## red
==> flow/design.v (excerpt) <==
module cpu(
    input clk,
    input reset,
    output [7:0] imem_addr,
    input [18:0] imem_data,
    output [7:0] dmem_addr,
    output [18:0] dmem_wdata,
    output dmem_we,
    input [18:0] dmem_rdata,
    output rf_we,
    output [2:0] rf_waddr,
    output [18:0] rf_wdata
);
    wire [7:0] ret_mux_pc;
    wire [7:0] pc;
    wire pcwrite;
    wire IF_IDwrite;
    wire hazard;
    wire WB_regwrite;
    pc pc_cpu (
        .clk(clk),
        .reset(reset),
        .pcwrite(pcwrite),
        .next_pc(ret_mux_pc),
        .pc(pc)
    );
    wire [18:0] IF_instruction;
    assign imem_addr = pc;
    assign IF_instruction = imem_data;
    wire [7:0] IF_pc_plus_one;
    assign IF_pc_plus_one = pc + 8'd1;
    wire [7:0] ID_pc_plus_one;
    wire [18:0] ID_instruction;
    wire ID_valid;
    wire branch_signal;
    IF_ID IF_ID_cpu (
        .clk(clk),
        .reset(reset),
        .IF_instruction(IF_instruction),
        .IF_IDwrite(IF_IDwrite),
        .IF_pc_plus_one(IF_pc_plus_one),
        .ID_pc_plus_one(ID_pc_plus_one),
        .ID_instruction(ID_instruction),
        .ID_valid(ID_valid)
    );
    wire ID_branch, ID_regwrite, ID_memtoreg, ID_memread, ID_memwrite, ID_alusrc, ID_aluop;
    wire ID_regdist, ID_branchtype, ID_push, ID_pop, ID_ret, ID_jump;
    control control_cpu(
        .opcode(ID_instruction[18:14]),
        .hazard(hazard | ~ID_valid),
        .ID_branch(ID_branch),
        .ID_regwrite(ID_regwrite),
        .ID_memtoreg(ID_memtoreg),
        .ID_memread(ID_memread),
        .ID_memwrite(ID_memwrite),
        .ID_alusrc(ID_alusrc),
        .ID_aluop(ID_aluop),
        .ID_regdist(ID_regdist),
        .ID_branchtype(ID_branchtype),
        .ID_push(ID_push),
        .ID_pop(ID_pop),
        .ID_ret(ID_ret),
        .ID_jump(ID_jump)
    );
    wire [18:0] wd;
    wire [18:0] ID_rd1, ID_rd2;
    wire [2:0] ws;
    wire [2:0] sp;
    wire ID_is_ret = (ID_instruction[18:14] == 5'd6);
    wire ID_is_call = (ID_instruction[18:14] == 5'd5);
    wire [2:0] ID_ra1 = ID_is_ret ? (sp + 3'd1) : ID_instruction[13:11];
    wire [2:0] ID_ra2 = ID_instruction[10:8];
    reg_file reg_file_cpu(
        .clk(clk),
        .reset(reset),
        .WB_regwrite(WB_regwrite),
        .ID_push(ID_push),
        .ID_pop(ID_pop),
        .rs1(ID_ra1),
        .rs2(ID_ra2),
        .ws(ws),
        .wd(wd),
        .ID_rd1(ID_rd1),
  ...
For scale: about 4100 cells after synthesis, about 350 flip-flops, roughly 99 I/O pins, about 34000 um2 of cells after synthesis.
Settings: LEC_CHECK=0, CAP_MARGIN=20, CORE_MARGIN=2, CORE_UTILIZATION=66, CTS_CLUSTER_SIZE=63, SLEW_MARGIN=20; clock period 16.8 ns.
run.sh (not shown) runs the stock make flow with config.mk's settings and CLKGATE_MAP_FILE=.
red: it failed with a tool error in global routing, so there are no final results.
## Diff of input files: blue against red
diff --git a/flow/config.mk b/flow/config.mk
--- a/flow/config.mk
+++ b/flow/config.mk
@@ -6,7 +6,7 @@
 export NUM_CORES = 4
 export LEC_CHECK = 0
-export CAP_MARGIN = 20
+export CAP_MARGIN = 15
 export CORE_MARGIN = 2
 export CORE_UTILIZATION = 66
-export CTS_CLUSTER_SIZE = 63
+export SETUP_SLACK_MARGIN = -2.0
 export SLEW_MARGIN = 20
==> flow/constraint.sdc <==
create_clock -name core_clock -period 34.5 [get_ports {clk}]
set_input_delay 6.9000 -clock core_clock [delete_from_list [all_inputs] [get_ports {clk}]]
set_output_delay 6.9000 -clock core_clock [all_outputs]
set_load 0.01 [all_outputs]
--- outcome ---
- blue: complete, dirty (negative setup slack)
- Synthesized area per cell: red vs blue — no meaningful difference
- Comparing red against blue, there is no change at all in synthesized cell count.
- Post-cts resize count in blue is 83 lower than in red
Relative to blue, the following input files were edited for green:
diff --git a/flow/config.mk b/flow/config.mk
--- a/flow/config.mk
+++ b/flow/config.mk
@@ -6,7 +6,8 @@
 export NUM_CORES = 4
 export LEC_CHECK = 0
-export CAP_MARGIN = 15
+export CAP_MARGIN = 20
 export CORE_MARGIN = 2
-export CORE_UTILIZATION = 66
-export SETUP_SLACK_MARGIN = -2.0
+export CORE_UTILIZATION = 72
+export PLACE_DENSITY = 0.66
+export SETUP_SLACK_MARGIN = 5.0
 export SLEW_MARGIN = 20
==> flow/constraint.sdc <==
create_clock -name core_clock -period 20.6 [get_ports {clk}]
set_input_delay 4.1200 -clock core_clock [delete_from_list [all_inputs] [get_ports {clk}]]
set_output_delay 4.1200 -clock core_clock [all_outputs]
set_load 0.01 [all_outputs]
==> comparison <==
- Diff blue -> green: floorplan-stage core utilization picked up an extra 5.7 points; area of the die dropped 4300 um2.
- Going from blue to green, share of flip-flops with an asynchronous set or reset after synthesis neither gained nor lost much, core area went down, die outline height decreased by about 4% relative to the old numbers.
- green never completed, since it errored out during global routing.
Inputs modified between green and orange:
diff --git a/flow/config.mk b/flow/config.mk
--- a/flow/config.mk
+++ b/flow/config.mk
@@ -6,8 +6,9 @@
 export NUM_CORES = 4
 export LEC_CHECK = 0
+export ABC_AREA = 1
 export CAP_MARGIN = 20
 export CORE_MARGIN = 2
 export CORE_UTILIZATION = 72
 export PLACE_DENSITY = 0.66
-export SETUP_SLACK_MARGIN = 5.0
+export SETUP_SLACK_MARGIN = -2.0
 export SLEW_MARGIN = 20
==> flow/constraint.sdc <==
create_clock -name core_clock -period 29.6 [get_ports {clk}]
set_input_delay 5.9200 -clock core_clock [delete_from_list [all_inputs] [get_ports {clk}]]
set_output_delay 5.9200 -clock core_clock [all_outputs]
set_load 0.01 [all_outputs]
[summary]
No final results exist for orange, since it was stopped by error GRT-0116 during global routing. orange — mux contribution to synthesized area 5.2 points lower, green as reference. NOTE: horizontal die dimension in orange falls short of that of green. Going from green to orange, number of cells in the design after placement rose 252; number of post-CTS setup repair buffers rose 75; post-placement setup slack rose 7.22 ns; area reported by Yosys stat fell about 2.4%. Measured against green, the distinct cell type count of the synthesized netlist of orange comes out at 0.76 times the reference value. Going from green to orange, core outline area shrank by a few percent. The detailed placement HPWL number comes out higher for green vs orange. As far as I/O pin count goes, orange and green are indistinguishable; the numbers are identical. orange: post-synthesis compound-gate area fraction is 4.2 points lower than what green reported.
